==> trial 66 <==
Design reuleaux, start of the top module:
module reuleaux(input logic clk, input logic rst_n, input logic [2:0] colour,
                input logic [7:0] centre_x, input logic [6:0] centre_y, input logic [7:0] diameter,
                input logic start, output logic done,
                output logic [7:0] vga_x, output logic [6:0] vga_y,
                output logic [2:0] vga_colour, output logic vga_plot);
make LEC_CHECK=0 ABC_AREA=1 CAP_MARGIN=20 CELL_PAD_IN_SITES_DETAIL_PLACEMENT=1 CELL_PAD_IN_SITES_GLOBAL_PLACEMENT=1 CORE_ASPECT_RATIO=1.98 CORE_MARGIN=3 CORE_UTILIZATION=65 CTS_CLUSTER_SIZE=50 GPL_ROUTABILITY_DRIVEN=1 MAX_ROUTING_LAYER=met4 SLEW_MARGIN=15 finish   # period 40.0 ns
run.sh (not shown) runs the stock make flow with config.mk's settings and CLKGATE_MAP_FILE=.
==> inputs of build 27, as changes to trial 66 <==
Settings changed: ABC_AREA 1 to default, CELL_PAD_IN_SITES_DETAIL_PLACEMENT 1 to default, CELL_PAD_IN_SITES_GLOBAL_PLACEMENT 1 to default, CORE_ASPECT_RATIO 1.98 to 0.5, CORE_MARGIN 3 to 2, CORE_UTILIZATION 65 to 58, CTS_CLUSTER_DIAMETER from default to 396, CTS_CLUSTER_SIZE 50 to 98, GPL_ROUTABILITY_DRIVEN 1 to 0, HOLD_SLACK_MARGIN from default to 0.26, MAX_ROUTING_LAYER met4 to default, SETUP_SLACK_MARGIN from default to -0.19, SLEW_MARGIN 15 to 20, TNS_END_PERCENT from default to 40.
==> inputs of trial 97, as changes to trial 66 <==
Settings changed: ABC_AREA 1 to default, CELL_PAD_IN_SITES_DETAIL_PLACEMENT 1 to default, CELL_PAD_IN_SITES_GLOBAL_PLACEMENT 1 to default, CORE_ASPECT_RATIO 1.98 to default, CORE_MARGIN 3 to 2, CORE_UTILIZATION 65 to 18, CTS_CLUSTER_SIZE 50 to default, GPL_ROUTABILITY_DRIVEN 1 to default, MAX_ROUTING_LAYER met4 to default, SLEW_MARGIN 15 to 20.
==> flow/constraint.sdc (replaced) <==
create_clock -name core_clock -period 47.8 [get_ports {clk}]
set_input_delay 9.5600 -clock core_clock [delete_from_list [all_inputs] [get_ports {clk}]]
set_output_delay 9.5600 -clock core_clock [all_outputs]
set_load 0.01 [all_outputs]
==> inputs of trial 36, as changes to trial 66 <==
Settings changed: ABC_AREA 1 to default, CELL_PAD_IN_SITES_DETAIL_PLACEMENT 1 to default, CELL_PAD_IN_SITES_GLOBAL_PLACEMENT 1 to default, CORE_ASPECT_RATIO 1.98 to default, CORE_MARGIN 3 to 2, CORE_UTILIZATION 65 to 40, CTS_CLUSTER_SIZE 50 to default, GPL_ROUTABILITY_DRIVEN 1 to default, MAX_ROUTING_LAYER met4 to default, SLEW_MARGIN 15 to 20.
==> flow/constraint.sdc (replaced) <==
create_clock -name core_clock -period 39.2 [get_ports {clk}]
set_input_delay 7.8400 -clock core_clock [delete_from_list [all_inputs] [get_ports {clk}]]
set_output_delay 7.8400 -clock core_clock [all_outputs]
set_load 0.01 [all_outputs]
==> summary of the runs <==
Trial 66 did not get past global placement without I/O. Trial 97 ran to the end with no violations. Trial 36 went through all stages and came out clean. Build 27 finished clean. The highest cell area belongs to trial 97, the lowest to build 27. The lowest via count belongs to trial 36, the highest to build 27. Area after synthesis is the same in build 27 and trial 36. Global-route usage: build 27 > trial 36 > trial 97. The highest first-iteration DRC count belongs to build 27, the lowest to trial 97. Between trial 36 and build 27, the lower clock skew is in trial 36 (gap 0.0022 ns). Final cell count: trial 97 > trial 36 > build 27. Setup slack, lowest first: build 27, trial 36, trial 97. Synthesized cell count is the same in trial 97 and trial 36. Flip-flop count is the same in build 27 and trial 97.

---

==> v6: inputs <==
reuleaux again, from the RTL that the note above started with.
clock: 59.9 ns
lec_check: 0
abc_area: 1
cap_margin: 10
cell_pad_in_sites_detail_placement: 0
cell_pad_in_sites_global_placement: 1
core_aspect_ratio: 0.92
core_margin: 2
core_utilization: 72
cts_cluster_size: 98
gpl_routability_driven: 0
gpl_timing_driven: 1
min_routing_layer: met2
setup_slack_margin: 5.0
slew_margin: 0
==> v39: changes against v6 <==
==> flow/config.mk (replaced) <==
export PLATFORM = sky130hd
export DESIGN_NAME = reuleaux
export DESIGN_NICKNAME = reuleaux
export VERILOG_FILES = /design/flow/design.v
export SDC_FILE = /design/flow/constraint.sdc
export NUM_CORES = 4
export LEC_CHECK = 0
export ABC_AREA = 1
export CAP_MARGIN = 20
export CORE_MARGIN = 2
export CORE_UTILIZATION = 66
export SETUP_SLACK_MARGIN = -2.0
export SLEW_MARGIN = 20
==> flow/constraint.sdc (replaced) <==
create_clock -name core_clock -period 29.8 [get_ports {clk}]
set_input_delay 5.9600 -clock core_clock [delete_from_list [all_inputs] [get_ports {clk}]]
set_output_delay 5.9600 -clock core_clock [all_outputs]
set_load 0.01 [all_outputs]
==> v19: changes against v6 <==
==> flow/config.mk (replaced) <==
export PLATFORM = sky130hd
export DESIGN_NAME = reuleaux
export DESIGN_NICKNAME = reuleaux
export VERILOG_FILES = /design/flow/design.v
export SDC_FILE = /design/flow/constraint.sdc
export NUM_CORES = 4
export LEC_CHECK = 0
export ABC_AREA = 1
export CAP_MARGIN = 20
export CORE_MARGIN = 2
export CORE_UTILIZATION = 72
export PLACE_DENSITY = 0.4
export SLEW_MARGIN = 20
==> flow/constraint.sdc (replaced) <==
create_clock -name core_clock -period 15.3 [get_ports {clk}]
set_input_delay 3.0600 -clock core_clock [delete_from_list [all_inputs] [get_ports {clk}]]
set_output_delay 3.0600 -clock core_clock [all_outputs]
set_load 0.01 [all_outputs]
==> results <==
Run status: v19 aborted with a tool error; v39 failed layout checks; v6 aborted with a tool error
Failing step: v19 4_1_cts; v39 -; v6 3_1_place_gp_skip_io
Reasons for failing layout checks: v19 -; v39 negative setup slack; v6 -
Die area: v19 0.0558 mm^2; v39 0.0608 mm^2; v6 0.0558 mm^2
I/O pin count: v19 49; v39 49; v6 -
IO Port Bufs: v19 47; v39 47; v6 -
Post-Synth Adder-Cell Area: v19 24.2%; v39 24.2%; v6 24.2%
Weighted congestion reported at the end of routability-driven placement: v19 1.23; v39 1.07; v6 -
DPL Wire Length: v19 146 mm; v39 112 mm; v6 -
Standard-cell row count: v19 85; v39 88; v6 81
Pre-CTS setup slack: v19 -9000 ps; v39 -524 ps; v6 -
FP Util: v19 72.5%; v39 67.1%; v6 73.0%
Number of placed instances, taps included: v19 8657; v39 8010; v6 -
Overall die width: v19 236 um; v39 247 um; v6 246 um
Die H: v19 236 um; v39 247 um; v6 227 um
Standard cell area after detailed placement: v19 0.0505 mm^2; v39 0.0444 mm^2; v6 -
Placeable core region: v19 0.0536 mm^2; v39 0.0579 mm^2; v6 0.0532 mm^2
Cell accounting for the most synthesized area: v19 sky130_fd_sc_hd__ha_1; v39 sky130_fd_sc_hd__ha_1; v6 sky130_fd_sc_hd__ha_1

---

==> v37: inputs <==
reuleaux again, from the RTL that the note above started with.
==> flow/design.v (excerpt) <==
module reuleaux(input logic clk, input logic rst_n, input logic [2:0] colour,
                input logic [7:0] centre_x, input logic [6:0] centre_y, input logic [7:0] diameter,
                input logic start, output logic done,
                output logic [7:0] vga_x, output logic [6:0] vga_y,
                output logic [2:0] vga_colour, output logic vga_plot);
     logic [7:0] offset_y;
     logic load_offset_y;
     logic reset_offset_y;
     logic [7:0] offset_x;
     logic load_offset_x;
     logic reset_offset_x;
     logic signed [9:0] crit;
     logic load_crit_a;
     logic load_crit_b;
     logic reset_crit;
     logic [7:0] c_x3;                                       
     assign c_x3 = centre_x;
     logic [6:0] c_y3;                                       
     logic [50:0] c_y3_temp;
     assign c_y3_temp = (centre_y - ((diameter * 30'b100010011010011010101001111101) / 30'b111011100110101100101000000000));
    logic [50:0] c_y3_temp_2;
    assign c_y3_temp_2 = c_y3_temp[50] ? -c_y3_temp : c_y3_temp;
     assign c_y3 = c_y3_temp_2[6:0];
     logic [7:0] c_x1;                                       
     assign c_x1 = (centre_x + diameter/8'b00000010);
     logic [6:0] c_y1;                                       
     logic [50:0] c_y1_temp; 
  ...
Settings: LEC_CHECK=0, CAP_MARGIN=20, CORE_MARGIN=4, CORE_UTILIZATION=18, GPL_TIMING_DRIVEN=1, MAX_ROUTING_LAYER=met4, PLACE_DENSITY_LB_ADDON=0.12, SETUP_SLACK_MARGIN=4.95, SLEW_MARGIN=40; clock period 24.5 ns.
==> v8 (differences from v37) <==
- CORE_MARGIN: 4 -> 2
- CORE_UTILIZATION: 18 -> 71
- CTS_CLUSTER_SIZE: default -> 37
- GPL_TIMING_DRIVEN: 1 -> default
- MAX_ROUTING_LAYER: met4 -> default
- PLACE_DENSITY_LB_ADDON: 0.12 -> default
- SETUP_SLACK_MARGIN: 4.95 -> -2.0
- SLEW_MARGIN: 40 -> 20
==> flow/constraint.sdc (replaced) <==
create_clock -name core_clock -period 32.7 [get_ports {clk}]
set_input_delay 6.5400 -clock core_clock [delete_from_list [all_inputs] [get_ports {clk}]]
set_output_delay 6.5400 -clock core_clock [all_outputs]
set_load 0.01 [all_outputs]
==> comparison <==
v8 finished with setup timing left. v37 finished with setup timing left.
Global-route usage: v37 is lower than v8 (32 points).
In v37 the setup slack is lower than in v8, by 3.7 ns.
Critical path depth: v8 is lower than v37 (5).
==> figures <==
quantity	v37	v8
Worst hold slack after final layout	0.805 ns	0.764 ns
DP Area	51,500 um2	42,900 um2
Fraction of standard cell area in multi-input logic	0.639	0.762
Number of standard-cell rows in the floorplan	163	82
Chip height	453 um	228 um
Final setup violating endpoints	7	2
Reg-to-Reg Start	rroy.offset_y[0]	rrox.offset_x[1]
Result of the run	finished with violations	finished with violations
Layout check failures	setup timing	setup timing
Post-route setup slack	-4.95 ns	-1.20 ns
Die outline area	205,000 um2	52,000 um2

---

==> inputs of v32 <==
reuleaux again, from the RTL that the note above started with.
## reuleaux
module reuleaux(input logic clk, input logic rst_n, input logic [2:0] colour,
                input logic [7:0] centre_x, input logic [6:0] centre_y, input logic [7:0] diameter,
                input logic start, output logic done,
                output logic [7:0] vga_x, output logic [6:0] vga_y,
                output logic [2:0] vga_colour, output logic vga_plot);
     logic [7:0] offset_y;
     logic load_offset_y;
     logic reset_offset_y;
     logic [7:0] offset_x;
     logic load_offset_x;
     logic reset_offset_x;
     logic signed [9:0] crit;
     logic load_crit_a;
     logic load_crit_b;
     logic reset_crit;
     logic [7:0] c_x3;                                       
     assign c_x3 = centre_x;
     logic [6:0] c_y3;                                       
     logic [50:0] c_y3_temp;
     assign c_y3_temp = (centre_y - ((diameter * 30'b100010011010011010101001111101) / 30'b111011100110101100101000000000));
    logic [50:0] c_y3_temp_2;
    assign c_y3_temp_2 = c_y3_temp[50] ? -c_y3_temp : c_y3_temp;
     assign c_y3 = c_y3_temp_2[6:0];
     logic [7:0] c_x1;                                       
     assign c_x1 = (centre_x + diameter/8'b00000010);
     logic [6:0] c_y1;                                       
     logic [50:0] c_y1_temp; 
     assign c_y1_temp = (centre_y + ((diameter * 30'b010001001101001101010100111110) / 30'b111011100110101100101000000000));
     assign c_y1 = c_y1_temp[6:0];
     logic [7:0] c_x2;                                       
     logic [50:0] c_x2_temp;
     logic [50:0] c_x2_temp_2;
     assign c_x2_temp = (centre_x - diameter/8'b00000010);
     assign c_x2_temp_2 = c_x2_temp[50] ? -c_x2_temp : c_x2_temp;
     assign c_x2 = c_x2_temp_2[7:0];
     logic [6:0] c_y2;                                       
     logic [50:0] c_y2_temp;
     assign c_y2_temp = (centre_y + ((diameter * 30'b010001001101001101010100111110) / 30'b111011100110101100101000000000));
     assign c_y2 = c_y2_temp[6:0];
     register_r_offset_y rroy(clk, start, offset_y, load_offset_y, reset_offset_y);
  ...
export LEC_CHECK = 0
export ABC_AREA = 1
export CAP_MARGIN = 15
export CELL_PAD_IN_SITES_GLOBAL_PLACEMENT = 1
export CORE_ASPECT_RATIO = 1.11
export CORE_MARGIN = 2
export CORE_UTILIZATION = 47
export CTS_CLUSTER_DIAMETER = 221
export CTS_CLUSTER_SIZE = 98
export GPL_ROUTABILITY_DRIVEN = 1
export GPL_TIMING_DRIVEN = 1
export PLACE_DENSITY_LB_ADDON = 0.3
export SETUP_SLACK_MARGIN = -1.52
export SLEW_MARGIN = 0
export TNS_END_PERCENT = 40
create_clock -name core_clock -period 30.7 [get_ports {clk}]
==> v27: changes against v32 <==
ABC_AREA = 0   (was 1)
CELL_PAD_IN_SITES_GLOBAL_PLACEMENT = 0   (was 1)
CORE_UTILIZATION = 57   (was 47)
CTS_CLUSTER_DIAMETER = not set   (was 221)
CTS_CLUSTER_SIZE = 43   (was 98)
PLACE_DENSITY_LB_ADDON = 0.19   (was 0.3)
SETUP_SLACK_MARGIN = not set   (was -1.52)
TNS_END_PERCENT = not set   (was 40)
==> summary of the runs <==
Against v32, the wire length of v27 is lower by 1.6%. Of v27 and v32, v32 has the higher final cell count (gap 15%, measured against v32). Between v27 and v32, the lower global-route usage is in v32 (gap 8.5 points). In v27 the non-clock buffer count is higher than in v32, by 823. Count of clock-buffer cells in the layout is the same in v32 and v27. In v32 the synthesized area is larger than in v27, by 9.0%. Between v27 and v32, the lower worst hold slack is in v32 (gap 130 ps). Of v27 and v32, v27 has the higher first-iteration DRC count (gap about 5%, measured against v32). v32 completed, yet does not pass: setup timing. v27 finished but fails on setup timing. Against v32, the core utilization of v27 is higher by 23 points.
==> figures <==
Cell depth of the worst setup path: v27 102; v32 121
Area share of buffers outside the clock network: v27 20.7%; v32 8.28%
Reg2reg setup slack: v27 26430 ps; v32 25790 ps
Minimum setup slack in the final design: v27 -1800 ps; v32 -3.80 ps
Most frequent cell after synthesis: v27 sky130_fd_sc_hd__ha_1; v32 sky130_fd_sc_hd__nand2_1
Number of gates resized after CTS: v27 98; v32 0
Clock insertion delay at the later pin of the skew report: v27 280 ps; v32 300 ps
Global routing met1 resource utilization: v27 46.6%; v32 38.9%
Crit path DAT: v27 26360 ps; v32 24560 ps
Met3 WL: v27 9100 µm; v32 5650 µm
Total Nets Final: v27 6790; v32 7761
Arithmetic-cell share of the synthesized area counting full adders, half adders and majority gates: v27 26.4%; v32 24.2%
Outcome: v27 finished with violations; v32 finished with violations
Reasons for failing layout checks: v27 setup timing; v32 setup timing
Avg Inst Size Synth: v27 7.20 µm²; v32 5.83 µm²
Maximum number of pins on one net before global-route repair: v27 44; v32 42
Terminating pin of the worst hold path: v27 rroy.offset_y[7]$_SDFFE_PN0N_; v32 rrc.crit[0]$_DFFE_PP_
Summed standard-cell area reported by yosys: v27 35600 µm²; v32 38800 µm²
Initial standard-cell utilization of the core: v27 57.6%; v32 47.2%
Instance area at placement: v27 45300 µm²; v32 43100 µm²

---

==> job 5048 <==
reuleaux again, from the RTL that the note above started with.
Settings: LEC_CHECK=0, ABC_AREA=1, CAP_MARGIN=15, CELL_PAD_IN_SITES_GLOBAL_PLACEMENT=0, CORE_ASPECT_RATIO=1.11, CORE_MARGIN=2, CORE_UTILIZATION=67, CTS_CLUSTER_DIAMETER=233, CTS_CLUSTER_SIZE=56, GPL_ROUTABILITY_DRIVEN=1, GPL_TIMING_DRIVEN=1, MAX_ROUTING_LAYER=met4, PLACE_DENSITY=0.6, SETUP_SLACK_MARGIN=5.0, SLEW_MARGIN=0; clock period 26.9 ns.
==> inputs of job 6616, as changes to job 5048 <==
- ABC_AREA: 1 -> 0
- CORE_UTILIZATION: 67 -> 58
- CTS_CLUSTER_DIAMETER: 233 -> default
- CTS_CLUSTER_SIZE: 56 -> 29
- MAX_ROUTING_LAYER: met4 -> default
- PLACE_DENSITY: 0.6 -> default
- PLACE_DENSITY_LB_ADDON: default -> 0.19
- SETUP_SLACK_MARGIN: 5.0 -> default
- SLEW_MARGIN: 0 -> 40
==> flow/constraint.sdc (replaced) <==
create_clock -name core_clock -period 30.7 [get_ports {clk}]
set_input_delay 6.1400 -clock core_clock [delete_from_list [all_inputs] [get_ports {clk}]]
set_output_delay 6.1400 -clock core_clock [all_outputs]
set_load 0.01 [all_outputs]
==> inputs of job 240, as changes to job 5048 <==
- CELL_PAD_IN_SITES_GLOBAL_PLACEMENT: 0 -> 1
- CORE_UTILIZATION: 67 -> 29
- CTS_CLUSTER_DIAMETER: 233 -> 221
- CTS_CLUSTER_SIZE: 56 -> 98
- MAX_ROUTING_LAYER: met4 -> default
- PLACE_DENSITY: 0.6 -> 0.84
- SETUP_SLACK_MARGIN: 5.0 -> -0.69
- TNS_END_PERCENT: default -> 40
==> flow/constraint.sdc (replaced) <==
create_clock -name core_clock -period 30.7 [get_ports {clk}]
set_input_delay 6.1400 -clock core_clock [delete_from_list [all_inputs] [get_ports {clk}]]
set_output_delay 6.1400 -clock core_clock [all_outputs]
set_load 0.01 [all_outputs]
==> comparison table <==
	job 240	job 5048	job 6616
Outcome	no timing/DRC/antenna violations	aborted with a tool error	failed layout checks
Stage where the flow stopped	-	global routing	-
Violated checks	-	-	setup timing
Crit path arrival time	23.95 ns	-	26.04 ns
Final Hold Violating Endpoints	0	-	0
Startpoint of the worst register-to-register path	smr.present_state[4]	-	rroy.offset_y[0]
Most frequent cell after synthesis	sky130_fd_sc_hd__nand2_1	sky130_fd_sc_hd__nand2_1	sky130_fd_sc_hd__ha_1
Crit path to	vga_plot	-	vga_plot
Global placer's final weighted congestion	0.9876	1.266	1.054
Startpoint of the most critical setup path	diameter[5]	-	diameter[7]
ANT nets after route	0	-	0
Setup slack at placement	-0.7352 ns	-1.825 ns	-2.722 ns
Sink of the worst hold path	rrc.crit[0]	-	smr.present_state[4]
Crit path required time	24.56 ns	-	24.56 ns
Area growth, synth to finish	21.21%	-	31.89%
Area after DPL	46210 µm²	49740 µm²	44680 µm²
Non-Clock Inverter Count	1139	-	348
WL/cell	15.80 µm	-	20.47 µm
Net Count, Synth	7384	7384	5665
Vias post-DR	45.08k	-	43.21k
